==> run a <==
==> flow/design.v <==
module cordic_step ( clock, ce, sin_in, cos_in, angle_in, t_angle, atan,
sin_out, cos_out, angle_out, t_angle_out );
parameter integer step = 0;  
parameter integer W = 12;  
input clock, ce;
input signed [W-1:0] sin_in, cos_in, angle_in, t_angle, atan;
output reg signed [W-1:0] sin_out, cos_out, angle_out, t_angle_out;
always @ (posedge clock)
begin
if( ce == 1'b1 )
begin
if(t_angle >= angle_in)
begin
cos_out <= cos_in - (sin_in >>> step);
sin_out <= ((cos_in >>> step) + sin_in);
angle_out <= angle_in + atan;
end
else if (t_angle < angle_in)
begin
cos_out <= cos_in + (sin_in >>> step);
sin_out <= -(cos_in >>> step) + sin_in;
angle_out <= angle_in - atan;
end
t_angle_out <= t_angle;
end  
end
endmodule
module mul_Kn(clock, ce, value_in, value_out, t_angle );
parameter integer W = 12;  
parameter FXP_SHIFT = 10;  
input clock, ce;
input signed[W-1:0] value_in, t_angle;
output reg signed[W-1:0] value_out;
reg signed [2*W-1:0] val, val_0, val_2, val_4, val_5, val_7, val_7_9_d, val_9;  
reg signed [2*W-1:0] val_0_2, val_4_5, val_7_9, val_0_2_4_5, val_0_2_4_5_7_9;  
always @ (posedge clock)
begin
if( ce == 1'b1 )
begin
val = value_in; val_0 <= val; val_2 <= val << 2; val_4 <= val << 4;
val_5 <= val << 5; val_7 <= val << 7; val_9 <= val << 9;
val_0_2 <= val_0 - val_2; val_4_5 <= val_4 - val_5; val_7_9 <= val_7 + val_9;
val_0_2_4_5 <= val_0_2 + val_4_5;
val_7_9_d <= val_7_9;  
val_0_2_4_5_7_9 = val_0_2_4_5 + val_7_9_d;
value_out <= val_0_2_4_5_7_9 >>> FXP_SHIFT;
end
end
endmodule
module cordic_pipeline_rtl( clock, reset, ce, angle_in, sin_out, cos_out, valid_out );
parameter integer W = 12;  
parameter FXP_MUL = 1024;  
parameter PIPE_LATENCY = 15;  
input clock, reset, ce;
input signed [W-1:0] angle_in;  
output signed [W-1:0] sin_out, cos_out;
output valid_out;
wire signed [11:0] atan[0:10];  
assign atan[0] = 12'sd804;
assign atan[1] = 12'sd475;
assign atan[2] = 12'sd251;
assign atan[3] = 12'sd127;
assign atan[4] = 12'sd64;
assign atan[5] = 12'sd32;
assign atan[6] = 12'sd16;
assign atan[7] = 12'sd8;
assign atan[8] = 12'sd4;
assign atan[9] = 12'sd2;
assign atan[10] = 12'sd1;
wire signed [W-1:0] sin_tab [0:11];
wire signed [W-1:0] cos_tab [0:11];
wire signed [W-1:0] t_angle_tab [0:11];  
wire signed [W-1:0] angle_tab [0:11];
reg unsigned [4:0] valid_cnt;  
always@(posedge clock)
begin
if ( reset == 1'b0 )
valid_cnt <= PIPE_LATENCY;  
else
if( ( valid_cnt != 0 ) && ( ce == 1'b1 ) )
valid_cnt <= valid_cnt - 1;  
end
assign valid_out = ( valid_cnt == 0 )? 1'b1 : 1'b0;  
assign cos_tab[0] = 1.0 * FXP_MUL;
assign sin_tab[0] = 0;
assign angle_tab[0] = 0;
assign t_angle_tab[0] = angle_in;
cordic_step #(0) cordic_step_0 ( clock, ce, sin_tab[0], cos_tab[0], angle_tab[0], t_angle_tab[0], atan[0],
sin_tab[1], cos_tab[1], angle_tab[1], t_angle_tab[1] );
cordic_step #(1) cordic_step_1 ( clock, ce, sin_tab[1], cos_tab[1], angle_tab[1], t_angle_tab[1], atan[1],
sin_tab[2], cos_tab[2], angle_tab[2], t_angle_tab[2] );
cordic_step #(2) cordic_step_2 ( clock, ce, sin_tab[2], cos_tab[2], angle_tab[2], t_angle_tab[2], atan[2],
sin_tab[3], cos_tab[3], angle_tab[3], t_angle_tab[3] );
cordic_step #(3) cordic_step_3 ( clock, ce, sin_tab[3], cos_tab[3], angle_tab[3], t_angle_tab[3], atan[3],
sin_tab[4], cos_tab[4], angle_tab[4], t_angle_tab[4] );
cordic_step #(4) cordic_step_4 ( clock, ce, sin_tab[4], cos_tab[4], angle_tab[4], t_angle_tab[4], atan[4],
sin_tab[5], cos_tab[5], angle_tab[5], t_angle_tab[5] );
cordic_step #(5) cordic_step_5 ( clock, ce, sin_tab[5], cos_tab[5], angle_tab[5], t_angle_tab[5], atan[5],
sin_tab[6], cos_tab[6], angle_tab[6], t_angle_tab[6] );
cordic_step #(6) cordic_step_6 ( clock, ce, sin_tab[6], cos_tab[6], angle_tab[6], t_angle_tab[6], atan[6],
sin_tab[7], cos_tab[7], angle_tab[7], t_angle_tab[7] );
cordic_step #(7) cordic_step_7 ( clock, ce, sin_tab[7], cos_tab[7], angle_tab[7], t_angle_tab[7], atan[7],
sin_tab[8], cos_tab[8], angle_tab[8], t_angle_tab[8] );
cordic_step #(8) cordic_step_8 ( clock, ce, sin_tab[8], cos_tab[8], angle_tab[8], t_angle_tab[8], atan[8],
sin_tab[9], cos_tab[9], angle_tab[9], t_angle_tab[9] );
cordic_step #(9) cordic_step_9 ( clock, ce, sin_tab[9], cos_tab[9], angle_tab[9], t_angle_tab[9], atan[9],
sin_tab[10], cos_tab[10], angle_tab[10], t_angle_tab[10] );
cordic_step #(10)cordic_step_10( clock, ce, sin_tab[10], cos_tab[10], angle_tab[10], t_angle_tab[10],
atan[10], sin_tab[11], cos_tab[11], angle_tab[11], t_angle_tab[11] );
mul_Kn mul_Kn_sin ( clock, ce, sin_tab[11], sin_out, t_angle_tab[11] );
mul_Kn mul_Kn_cos ( clock, ce, cos_tab[11], cos_out, t_angle_tab[11] );
endmodule
==> flow/run.sh <==
#!/bin/bash
# the make line also repeats each setting of config.mk as NAME=value (left out here)
make -C /OpenROAD-flow-scripts/flow DESIGN_CONFIG=/design/flow/config.mk WORK_HOME=/design/flow/orfs CLKGATE_MAP_FILE= finish
==> flow/config.mk <==
export PLATFORM = sky130hd
export DESIGN_NAME = cordic_pipeline_rtl
export DESIGN_NICKNAME = cordic_pipeline_rtl
export VERILOG_FILES = /design/flow/design.v
export SDC_FILE = /design/flow/constraint.sdc
export NUM_CORES = 4
export LEC_CHECK = 0
export ABC_AREA = 1
export CAP_MARGIN = 20
export CORE_MARGIN = 2
export CORE_UTILIZATION = 72
export CTS_CLUSTER_DIAMETER = 365
export CTS_CLUSTER_SIZE = 97
export PLACE_DENSITY = 0.36
export SLEW_MARGIN = 20
==> flow/constraint.sdc <==
create_clock -name core_clock -period 2.63 [get_ports {clock}]
set_input_delay 0.5260 -clock core_clock [delete_from_list [all_inputs] [get_ports {clock}]]
set_output_delay 0.5260 -clock core_clock [all_outputs]
set_load 0.01 [all_outputs]
==> run b: changes against run a <==
==> flow/config.mk (replaced) <==
export PLATFORM = sky130hd
export DESIGN_NAME = cordic_pipeline_rtl
export DESIGN_NICKNAME = cordic_pipeline_rtl
export VERILOG_FILES = /design/flow/design.v
export SDC_FILE = /design/flow/constraint.sdc
export NUM_CORES = 4
export LEC_CHECK = 0
export CAP_MARGIN = 20
export CORE_MARGIN = 2
export CORE_UTILIZATION = 72
export SETUP_SLACK_MARGIN = -0.24
export SLEW_MARGIN = 20
==> flow/constraint.sdc (replaced) <==
create_clock -name core_clock -period 4.12 [get_ports {clock}]
set_input_delay 0.8240 -clock core_clock [delete_from_list [all_inputs] [get_ports {clock}]]
set_output_delay 0.8240 -clock core_clock [all_outputs]
set_load 0.01 [all_outputs]
==> summary of the runs <==
Run a did not get past global routing (5_1_grt). Run b completed and failed the layout checks on negative setup slack. Between run b and run a, the lower synthesized cell count is in run b (gap 12%, measured against run a). Between run a and run b, the lower die size is in run b (gap about 1.1%, measured against run b). Of run b and run a, run a has the higher synthesized area (gap about 1.1%, measured against run a).
==> figures <==
| item | run a | run b |
|---|---|---|
| Full die area | 51500 um2 | 50900 um2 |
| Proportion of synthesized area in mux cells | 0% | 0.615% |
| # resized after CTS | 391 | 10 |
| Weighted congestion reported at the end of routability-driven placement | 0.906 | 0.877 |
| Adder and majority gate portion of the synthesized area | 17.5% | 17.8% |
| CTS HTree Levels | 1 | 2 |
| Status | stopped before the end | complete, but fails checks |
| Failing step | global routing (5_1_grt) | - |
| Violated checks | - | negative setup slack |
| Synthesized cell area | 35800 um2 | 35400 um2 |
| Xor and xnor area share after synthesis | 8.40% | 8.26% |
| Setup Slack @ Placement | -1.29 ns | -0.439 ns |
| Synth Area in Simple Gates | 10.2% | 7.26% |
| Post-CTS setup repair buffer count | 117 | 0 |
